==> 07-18: inputs <==
## uart_rx
module uart_rx
  #(parameter CLKS_PER_BIT = 104)
  (
   input        i_Clock,
   input        i_Rst,
   input        i_Rx_Serial,
   output reg [15:0] o_Rx_Byte,
  output reg square_wave,
  output reg pin1,
  output  reg pin2
  );
Settings: LEC_CHECK=0, CAP_MARGIN=40, CELL_PAD_IN_SITES_GLOBAL_PLACEMENT=2, CORE_ASPECT_RATIO=0.62, CORE_MARGIN=2, CORE_UTILIZATION=54, CTS_CLUSTER_DIAMETER=355, CTS_CLUSTER_SIZE=69, GPL_ROUTABILITY_DRIVEN=1, GPL_TIMING_DRIVEN=1, HOLD_SLACK_MARGIN=0.01, MAX_ROUTING_LAYER=met4, MIN_ROUTING_LAYER=met1, SETUP_SLACK_MARGIN=-0.97, SLEW_MARGIN=20, TNS_END_PERCENT=90; clock period 72.5 ns.
run.sh (not shown) runs the stock make flow with config.mk's settings and CLKGATE_MAP_FILE=.
==> inputs of 10-22, as changes to 07-18 <==
- CAP_MARGIN: 40 -> 20
- CELL_PAD_IN_SITES_GLOBAL_PLACEMENT: 2 -> not set
- CORE_ASPECT_RATIO: 0.62 -> not set
- CORE_UTILIZATION: 54 -> 28
- CTS_CLUSTER_DIAMETER: 355 -> not set
- CTS_CLUSTER_SIZE: 69 -> not set
- GPL_ROUTABILITY_DRIVEN: 1 -> not set
- GPL_TIMING_DRIVEN: 1 -> not set
- HOLD_SLACK_MARGIN: 0.01 -> not set
- MAX_ROUTING_LAYER: met4 -> not set
- MIN_ROUTING_LAYER: met1 -> not set
- SETUP_SLACK_MARGIN: -0.97 -> not set
- TNS_END_PERCENT: 90 -> not set
==> flow/constraint.sdc (replaced) <==
create_clock -name core_clock -period 100.0 [get_ports {i_Clock}]
set_input_delay 20.0000 -clock core_clock [delete_from_list [all_inputs] [get_ports {i_Clock}]]
set_output_delay 20.0000 -clock core_clock [all_outputs]
set_load 0.01 [all_outputs]
==> flow_metrics.py <==
# Generated from Yosys and OpenROAD reports
metrics = {
    "outcome": {
        "status": "did not finish",
        "haltStage": "global placement without I/O (3_1_place_gp_skip_io)",
        "error_line": "[ERROR GPL-0301] Utilization 108.389 % exceeds 100%.",
    },
    "die": {
        "coreArea_mm2": 0.0544,
        "die_y_um": 190,
        "fp.dieW_um": 303,
        "row_count": 67,
        "dieArea_mm2": 0.0575,
    },
    "yosys": {
        "top_cell": "nor2_1",
        "yosys_warnings": 1,
        "ys_sh_adder_pct": 16.4,
    },
}
the above is filed under 07-18

==> flow_metrics.py <==
# Generated from Yosys and OpenROAD reports
metrics = {
    "die": {
        "dieArea_mm2": 0.110,
        "die_y_um": 331,
        "coreArea_mm2": 0.107,
        "fp.dieW_um": 331,
        "row_count": 120,
    },
    "critical_path": {
        "cp.depth": 428,
    },
    "yosys": {
        "ys_sh_adder_pct": 16.4,
        "yosys_area_mm2": 0.0300,
        "mux_area_share_pct": 4.36,
        "yosys_warnings": 1,
        "synthArstFlopShare_pct": 0,
        "top_cell": "nor2_1",
    },
    "outcome": {
        "status": "timing/DRC/antenna clean",
    },
}
the above is filed under 10-22


---

==> run a: inputs <==
==> flow/design.v <==
module uart_rx
  #(parameter CLKS_PER_BIT = 104)
  (
   input        i_Clock,
   input        i_Rst,
   input        i_Rx_Serial,
   output reg [15:0] o_Rx_Byte,
  output reg square_wave,
  output reg pin1,
  output  reg pin2
  );
  parameter s_IDLE         = 3'b000;
  parameter s_RX_START_BIT = 3'b001;
  parameter s_RX_DATA_BITS = 3'b010;
  parameter s_RX_STOP_BIT  = 3'b011;
  parameter s_CLEANUP      = 3'b100;
  reg  [7:0] data_check;
  reg [7:0] first_8bit;
  reg [7:0] second_8bit;
  reg           r_Rx_Data_R;
  reg           r_Rx_Data;
  reg [15:0]     r_Clock_Count;
  reg [4:0]     r_Bit_Index;  
  reg [15:0]     r_Rx_Byte;
  reg [2:0]     r_SM_Main;
wire [60:0] distZ = 61'hFFFFFFFFFFFFFF;
reg [23:0] counter;
reg toggle;
reg toggle_n;
wire [23:0] store;
wire [15:0] distA;
reg [15:0] distB;
reg stop;
reg [15:0] rpm;
assign distA =40*distZ;
assign store = (rpm == 16'd0) ? 24'hFFFFFF : (18 * 100000)/ rpm;
  always @(posedge i_Clock)
    begin
    if (i_Rst)
    begin
      r_Rx_Data_R <= 1'b1;
      r_Rx_Data   <= 1'b1;
      o_Rx_Byte   <= 16'd0;
      rpm         <= 16'd0;
      counter     <= 24'd0;
      toggle      <= 1'b1;
      distB       <= 16'd0;
      stop        <= 1'b0;
      square_wave <= 1'b1;
      pin1        <= 1'b0;
      pin2        <= 1'b0;
    end
    else
    begin
      r_Rx_Data_R <= i_Rx_Serial;
      r_Rx_Data   <= i_Rx_Serial;
     o_Rx_Byte[15:8] <= second_8bit;
     o_Rx_Byte[7:0] <= first_8bit;
     rpm <= {second_8bit, first_8bit};
toggle_n = toggle;
if (stop==0)
begin
counter <= counter + 1;
if (counter >= store )
begin
toggle_n = ~toggle;
toggle <= toggle_n;
counter<=0;
if (second_8bit[7] == 0)
begin
pin1 <= 0;
pin2 <= 1;
end
else
begin
pin1 <= 1;
pin2 <= 0;
end
if (toggle_n==0)
begin
distB <= distB +1;
end
end
if (distB ==distA)
begin
stop <= 1;
end
else
begin
square_wave <= toggle_n;
end
end
end
end
always @(posedge i_Clock)
begin
    if (i_Rst)
    begin
      r_SM_Main     <= s_IDLE;
      r_Clock_Count <= 16'd0;
      r_Bit_Index   <= 5'd0;
      r_Rx_Byte     <= 16'd0;
      data_check    <= 8'h00;
      first_8bit    <= 8'h00;
      second_8bit   <= 8'h00;
    end
    else
      case (r_SM_Main)
        s_IDLE :
          begin
            r_Clock_Count <= 0;
            r_Bit_Index   <= 0;
            if (r_Rx_Data == 1'b0)           
              r_SM_Main <= s_RX_START_BIT;
            else
              r_SM_Main <= s_IDLE;
          end
        s_RX_START_BIT :
          begin
            if (r_Clock_Count == (CLKS_PER_BIT-1)/2)
              begin
                if (r_Rx_Data == 1'b0)
                  begin
                    r_Clock_Count <= 0;   
                    r_SM_Main     <= s_RX_DATA_BITS;
                  end
                else
                  r_SM_Main <= s_IDLE;
              end
            else
              begin
                r_Clock_Count <= r_Clock_Count + 1;
                r_SM_Main     <= s_RX_START_BIT;
              end
          end  
        s_RX_DATA_BITS :
          begin
            if (r_Clock_Count < CLKS_PER_BIT-1)
              begin
                r_Clock_Count <= r_Clock_Count + 1;
                r_SM_Main     <= s_RX_DATA_BITS;
              end
            else
              begin
                r_Clock_Count          <= 0;
                r_Rx_Byte[r_Bit_Index] <= r_Rx_Data;
                if (r_Bit_Index < 8)
                  begin
                    r_Bit_Index <= r_Bit_Index + 1;
                    r_SM_Main   <= s_RX_DATA_BITS;
                  end
                else
                  begin
						 if (data_check == 8'h01)
						 begin
                   first_8bit <= r_Rx_Byte[7:0];
						 data_check <= 8'h00;
						 end
						 if (data_check == 8'h00)
						 begin
					second_8bit <= r_Rx_Byte[7:0];
						 data_check <= 8'h01;
						 end
                    r_Bit_Index <= 0;
                    r_SM_Main   <= s_RX_STOP_BIT;
                  end
              end
          end  
        s_RX_STOP_BIT :
          begin
            if (r_Clock_Count < CLKS_PER_BIT-1)
              begin
                r_Clock_Count <= r_Clock_Count + 1;
                r_SM_Main     <= s_RX_STOP_BIT;
              end
            else
              begin
                r_Clock_Count <= 0;
                r_SM_Main     <= s_CLEANUP;
              end
          end  
        s_CLEANUP :
          begin
            r_SM_Main <= s_IDLE;
          end
        default :
          r_SM_Main <= s_IDLE;
      endcase
    end
endmodule  
==> flow/run.sh <==
#!/bin/bash
# the make line also repeats each setting of config.mk as NAME=value (left out here)
make -C /OpenROAD-flow-scripts/flow DESIGN_CONFIG=/design/flow/config.mk WORK_HOME=/design/flow/orfs CLKGATE_MAP_FILE= finish
==> flow/config.mk <==
export PLATFORM = sky130hd
export DESIGN_NAME = uart_rx
export DESIGN_NICKNAME = uart_rx
export VERILOG_FILES = /design/flow/design.v
export SDC_FILE = /design/flow/constraint.sdc
export NUM_CORES = 4
export LEC_CHECK = 0
export ABC_AREA = 1
export CAP_MARGIN = 5
export CORE_ASPECT_RATIO = 1.44
export CORE_MARGIN = 2
export CORE_UTILIZATION = 40
export CTS_CLUSTER_SIZE = 88
export SLEW_MARGIN = 10
==> flow/constraint.sdc <==
create_clock -name core_clock -period 123.0 [get_ports {i_Clock}]
set_input_delay 24.6000 -clock core_clock [delete_from_list [all_inputs] [get_ports {i_Clock}]]
set_output_delay 24.6000 -clock core_clock [all_outputs]
set_load 0.01 [all_outputs]
==> run b: changes against run a <==
==> flow/config.mk (replaced) <==
export PLATFORM = sky130hd
export DESIGN_NAME = uart_rx
export DESIGN_NICKNAME = uart_rx
export VERILOG_FILES = /design/flow/design.v
export SDC_FILE = /design/flow/constraint.sdc
export NUM_CORES = 4
export LEC_CHECK = 0
export CAP_MARGIN = 20
export CORE_MARGIN = 2
export CORE_UTILIZATION = 40
export SLEW_MARGIN = 20
==> flow/constraint.sdc (replaced) <==
create_clock -name core_clock -period 100.0 [get_ports {i_Clock}]
set_input_delay 20.0000 -clock core_clock [delete_from_list [all_inputs] [get_ports {i_Clock}]]
set_output_delay 20.0000 -clock core_clock [all_outputs]
set_load 0.01 [all_outputs]
==> run c: changes against run a <==
==> flow/config.mk (replaced) <==
export PLATFORM = sky130hd
export DESIGN_NAME = uart_rx
export DESIGN_NICKNAME = uart_rx
export VERILOG_FILES = /design/flow/design.v
export SDC_FILE = /design/flow/constraint.sdc
export NUM_CORES = 4
export LEC_CHECK = 0
export CAP_MARGIN = 20
export CORE_MARGIN = 2
export CORE_UTILIZATION = 54
export CTS_CLUSTER_SIZE = 69
export SLEW_MARGIN = 20
==> flow/constraint.sdc (replaced) <==
create_clock -name core_clock -period 152.0 [get_ports {i_Clock}]
set_input_delay 30.4000 -clock core_clock [delete_from_list [all_inputs] [get_ports {i_Clock}]]
set_output_delay 30.4000 -clock core_clock [all_outputs]
set_load 0.01 [all_outputs]
==> comparison <==
- Via count: run a is smaller than run c (about 1.5%).
- Critical path depth, highest first: run a, run c, run b.
- Area after synthesis: run c is higher than run a (about 3%).
- The lowest hold slack belongs to run b, the highest to run c.
- Count of clock-buffer cells in the layout is the same in run c and run a.
- Against run a, the sequential share of layout area of run b is lower by 0.29 points.
- Maximum frequency, lowest first: run c, run b, run a.
- Wire length, highest first: run b, run c, run a.
- Against run a, the final cell count of run b is smaller by about 10%.
